==> flow/design.v (excerpt) <==
module alu_top (
    input             clk,
    input      [15:0] a,
    input      [15:0] b,
    input      [2:0]  opcode,
    input             mode,
    output reg [15:0] result,
    output reg        za,
    output reg        zb,
    output reg        eq,
    output reg        gt,
    output reg        lt
);
Size: ~2300 cells after synthesis, about 58 I/O pins, ~16000 sq um of cells after synthesis.
clock: 24.1 ns
lec_check: 0
abc_area: 1
cap_margin: 0
cell_pad_in_sites_detail_placement: 2
cell_pad_in_sites_global_placement: 3
core_margin: 2
core_utilization: 24
max_routing_layer: met4
min_routing_layer: met2
place_density_lb_addon: 0.17
setup_slack_margin: 5.0
slew_margin: 40
run.sh (not shown) runs the stock make flow with config.mk's settings and CLKGATE_MAP_FILE=.
The starting point finished but failed the layout checks on negative setup slack.
Next try:
ABC_AREA = unset   (was 1)
CAP_MARGIN = 20   (was 0)
CELL_PAD_IN_SITES_DETAIL_PLACEMENT = unset   (was 2)
CELL_PAD_IN_SITES_GLOBAL_PLACEMENT = unset   (was 3)
CORE_UTILIZATION = 65   (was 24)
MAX_ROUTING_LAYER = unset   (was met4)
MIN_ROUTING_LAYER = unset   (was met2)
PLACE_DENSITY_LB_ADDON = unset   (was 0.17)
SETUP_SLACK_MARGIN = unset   (was 5.0)
SLEW_MARGIN = 20   (was 40)
TNS_END_PERCENT = 5   (was unset)
clock period = 24.0 ns   (was 24.1 ns; I/O delays follow)
- The new run stopped in global routing (5_1_grt) (GRT-0232)
- die size drops by well over a third
- synthesized cell count goes down by a few percent
- area after synthesis rises by a few percent
Next try:
ABC_AREA = 1   (was unset)
CORE_UTILIZATION = 72   (was 65)
PLACE_DENSITY_LB_ADDON = 0.08   (was unset)
TNS_END_PERCENT = unset   (was 5)
clock period = 5.97 ns   (was 24.0 ns; I/O delays follow)
Now the flow aborted during clock tree synthesis (4_1_cts) (DPL-0038).
Synthesized area is lower by a few percent.
Synthesized cell count goes up by a few percent.
Die size fell by roughly a tenth.
Next try:
ABC_AREA = unset   (was 1)
CORE_UTILIZATION = 59   (was 72)
PLACE_DENSITY_LB_ADDON = unset   (was 0.08)
clock period = 29.4 ns   (was 5.97 ns; I/O delays follow)
Outcome: Now the flow completed without violations; die area came out higher by 26%; area after synthesis came out higher by 3.7%; synthesized cell count came out lower by 5.6%.

alu_top again, from the RTL that the note above started with.
export LEC_CHECK = 0
export ABC_AREA = 1
export CAP_MARGIN = 20
export CORE_MARGIN = 2
export CORE_UTILIZATION = 69
export CTS_CLUSTER_DIAMETER = 241
export CTS_CLUSTER_SIZE = 98
export PLACE_DENSITY = 0.37
export SLEW_MARGIN = 20
export TNS_END_PERCENT = 10
create_clock -name core_clock -period 19.9 [get_ports {clk}]
The starting point stopped in clock tree synthesis (4_1_cts).
Rerun with:
==> flow/config.mk (replaced) <==
export PLATFORM = sky130hd
export DESIGN_NAME = alu_top
export DESIGN_NICKNAME = alu_top
export VERILOG_FILES = /design/flow/design.v
export SDC_FILE = /design/flow/constraint.sdc
export NUM_CORES = 4
export LEC_CHECK = 0
export CAP_MARGIN = 20
export CORE_MARGIN = 2
export CORE_UTILIZATION = 40
export SLEW_MARGIN = 20
==> flow/constraint.sdc (replaced) <==
create_clock -name core_clock -period 45.0 [get_ports {clk}]
set_input_delay 9.0000 -clock core_clock [delete_from_list [all_inputs] [get_ports {clk}]]
set_output_delay 9.0000 -clock core_clock [all_outputs]
set_load 0.01 [all_outputs]
With this change the flow finished with timing, DRC and antenna clean; area after synthesis climbs by about 3.7%; die size rose by 77%; synthesized cell count is lower by about 5.6%.
Rerun with:
--- a/flow/config.mk
+++ b/flow/config.mk
@@ -8,4 +8,10 @@
 export CAP_MARGIN = 20
+export CELL_PAD_IN_SITES_GLOBAL_PLACEMENT = 1
+export CORE_ASPECT_RATIO = 0.84
 export CORE_MARGIN = 2
-export CORE_UTILIZATION = 40
-export SLEW_MARGIN = 20
+export CORE_UTILIZATION = 21
+export HOLD_SLACK_MARGIN = 0.21
+export MIN_ROUTING_LAYER = met2
+export SETUP_SLACK_MARGIN = 5.0
+export SLEW_MARGIN = 30
+export TNS_END_PERCENT = 70
- clock skew goes up by 6.7 ps
- non-clock buffer count goes up by 28
- global-route usage goes up by 1.8 points
- sequential power goes down by about 2%
- total power goes up by 16%
- fmax goes down by 3.6%

Setup of run A:
The RTL this note starts from:
==> flow/design.v <==
module alu_top (
    input             clk,
    input      [15:0] a,
    input      [15:0] b,
    input      [2:0]  opcode,
    input             mode,
    output reg [15:0] result,
    output reg        za,
    output reg        zb,
    output reg        eq,
    output reg        gt,
    output reg        lt
);
    reg [15:0] a_q, b_q;
    reg [2:0]  opcode_q;
    reg        mode_q;
    wire [15:0] alu_out;
    wire        za_w, zb_w, eq_w, gt_w, lt_w;
    ALU u_alu (.a(a_q), .b(b_q), .opcode(opcode_q), .mode(mode_q),
               .outALU(alu_out), .za(za_w), .zb(zb_w), .eq(eq_w), .gt(gt_w), .lt(lt_w));
    always @(posedge clk) begin
        a_q      <= a;
        b_q      <= b;
        opcode_q <= opcode;
        mode_q   <= mode;
        result   <= alu_out;
        za       <= za_w;
        zb       <= zb_w;
        eq       <= eq_w;
        gt       <= gt_w;
        lt       <= lt_w;
    end
endmodule

module arith(a,b,opcode,outau);
input [15:0] a;
input [15:0] b;
input [2:0] opcode;
output [15:0] outau;
reg [15:0] outau;
always@(*)
begin
	case(opcode)
	3'b000: outau = a+b;
	3'b001: outau = a * b;
	3'b010: if (a > b) begin
		outau = a - b;
		end
		else begin
		outau = b - a;
		end
	3'b011: if (a > b) begin
		outau = (b == 16'h0000) ? 16'h0000 : a / b;
		end
		else begin
		outau = (a == 16'h0000) ? 16'h0000 : b / a;
		end
	default outau = 16'h0000;
	endcase
end
endmodule
module logic_unit(a,b,opcode,outlu,za,zb,eq,gt,lt);
input [15:0] a;
input [15:0] b;
input [2:0] opcode;
output [15:0] outlu;
output za, zb,eq,gt,lt;
reg [15:0] outlu;
reg za,zb,eq,gt,lt;
always@(*)
begin
	case(opcode)
	3'b000: outlu = (a & b);
	3'b001: outlu = (a | b);
	3'b010: outlu = (~(a | b));
	3'b011: outlu = (~(a & b));
	3'b100: outlu = (~ a);
	3'b101: outlu = (~ b);
	3'b110: outlu = (a ^ b);
	3'b111: outlu = (~(a ^ b));
	endcase
end
always@(*)
begin
	if( a == b) begin
	eq = 1;
	end
	else begin
	eq = 0;
	end
	if ( a > b) begin
	gt = 1;
	end
	else begin
	gt = 0;
	end
	if ( a < b) begin
	lt = 1;
	end
	else begin
	lt = 0;
	end
	if( a == 16'h0000) begin
	za = 1;
	end
	else begin
	za = 0;
	end
	if (b == 16'h0000) begin
	zb = 1;
	end
	else begin
	zb = 0;
	end
end
endmodule
module ALU( a, b, opcode, mode, outALU, za, zb, eq, gt, lt);
input [15:0] a;
input [15:0] b;
input [2:0] opcode;
input mode;
output [15:0] outALU;
output za, zb, eq, gt, lt;
reg [15:0] outALU;
reg za, zb, eq, gt, lt;
wire [15:0] outau;
wire [15:0] outlu;
wire tza, tzb, teq, tgt, tlt;
arith a1 (.a(a), .b(b), .opcode(opcode), .outau(outau));
logic_unit l1 (.a(a), .b(b), .opcode(opcode), .outlu(outlu), .za(tza), .zb(tzb), .eq(teq), .gt(tgt), .lt(tlt));
always@(*)
begin
	if(mode == 0) begin
	outALU = outau;
	end
	else if (mode == 1) begin
	outALU = outlu;
	end
	else begin
	outALU = 16'h0000;
	end
	za = tza;
	zb = tzb;
	eq = teq;
	gt = tgt;
	lt = tlt;
end
endmodule
Settings: LEC_CHECK=0, CAP_MARGIN=20, CORE_MARGIN=2, CORE_UTILIZATION=65, SLEW_MARGIN=20, TNS_END_PERCENT=5; clock period 27.6 ns.
Complete run, failing final checks: run A, reason setup timing.
Relative to run A, the following input files were edited for run B:
# run A
export LEC_CHECK = 0
export CAP_MARGIN = 20
export CORE_MARGIN = 2
export CORE_UTILIZATION = 65
export SLEW_MARGIN = 20
export TNS_END_PERCENT = 5
create_clock -name core_clock -period 27.6 [get_ports {clk}]
# run B
export LEC_CHECK = 0
export CAP_MARGIN = 20
export CORE_MARGIN = 2
export CORE_UTILIZATION = 67
export CTS_CLUSTER_DIAMETER = 55
export MAX_ROUTING_LAYER = met4
export SLEW_MARGIN = 20
export TNS_END_PERCENT = 5
create_clock -name core_clock -period 27.5 [get_ports {clk}]
### Flow results
Going from run A to run B, half-perimeter wire length after placement level, instance area at placement level, placement row count shows a reduction of 1. Going from run A to run B, maximum level of the CTS H-tree essentially unchanged, starting density of the core rose by 2.2 points, area after synthesis has remained practically unchanged. Run B vs run A: die area down by a few percent. Die extent in y on run B is down relative to run A. Run B: it failed during global routing, and the tool reported GRT-0232.
Edits applied to the flow inputs when going from run B to run C:
# run B
export LEC_CHECK = 0
export CAP_MARGIN = 20
export CORE_MARGIN = 2
export CORE_UTILIZATION = 67
export CTS_CLUSTER_DIAMETER = 55
export MAX_ROUTING_LAYER = met4
export SLEW_MARGIN = 20
export TNS_END_PERCENT = 5
create_clock -name core_clock -period 27.5 [get_ports {clk}]
# run C
export LEC_CHECK = 0
export CAP_MARGIN = 20
export CORE_MARGIN = 2
export CORE_UTILIZATION = 33
export SLEW_MARGIN = 20
create_clock -name core_clock -period 37.1 [get_ports {clk}]
==> results <==
Reported for run C and run B, distinct cell type count of the synthesized netlist turned out identical to the last digit.
Comparing run C and run B, the higher weighted congestion reported at the end of routability-driven placement is on run B.
Diff run B -> run C: share of flip-flops with an asynchronous set or reset level, die area moved up, die boundary height moved up, placeable core area moved up.
Run C reached the end of the flow, and the finished layout is clean on the timing, DRC and antenna checks.
Pre-CTS setup slack delta for run C relative to run B: 1.91 ns higher
Buffers inserted during post-CTS setup optimization (run C over run B): decrease, 49
Diff run C..run B | synthesized instance count | unchanged
What run D does differently from run C at the input level:
# run C
export LEC_CHECK = 0
export CAP_MARGIN = 20
export CORE_MARGIN = 2
export CORE_UTILIZATION = 33
export SLEW_MARGIN = 20
create_clock -name core_clock -period 37.1 [get_ports {clk}]
# run D
export LEC_CHECK = 0
export CAP_MARGIN = 20
export CORE_MARGIN = 2
export CORE_UTILIZATION = 66
export CTS_CLUSTER_DIAMETER = 151
export SLEW_MARGIN = 20
export TNS_END_PERCENT = 5
create_clock -name core_clock -period 28.4 [get_ports {clk}]
==> comparison <==
- Final checks on run D, whose flow otherwise completed, came back failing, citing setup timing.
- The die extent in y in run D sits about 30% below the value recorded for run C.
- Run D against run C: worst hold slack across all endpoints dropped 0.041 ns, wire length rose by 2800 µm, setup slack lower, cell area picked up an extra 13%.
Power figures rest on the tool's default switching activity, not on a simulated workload.
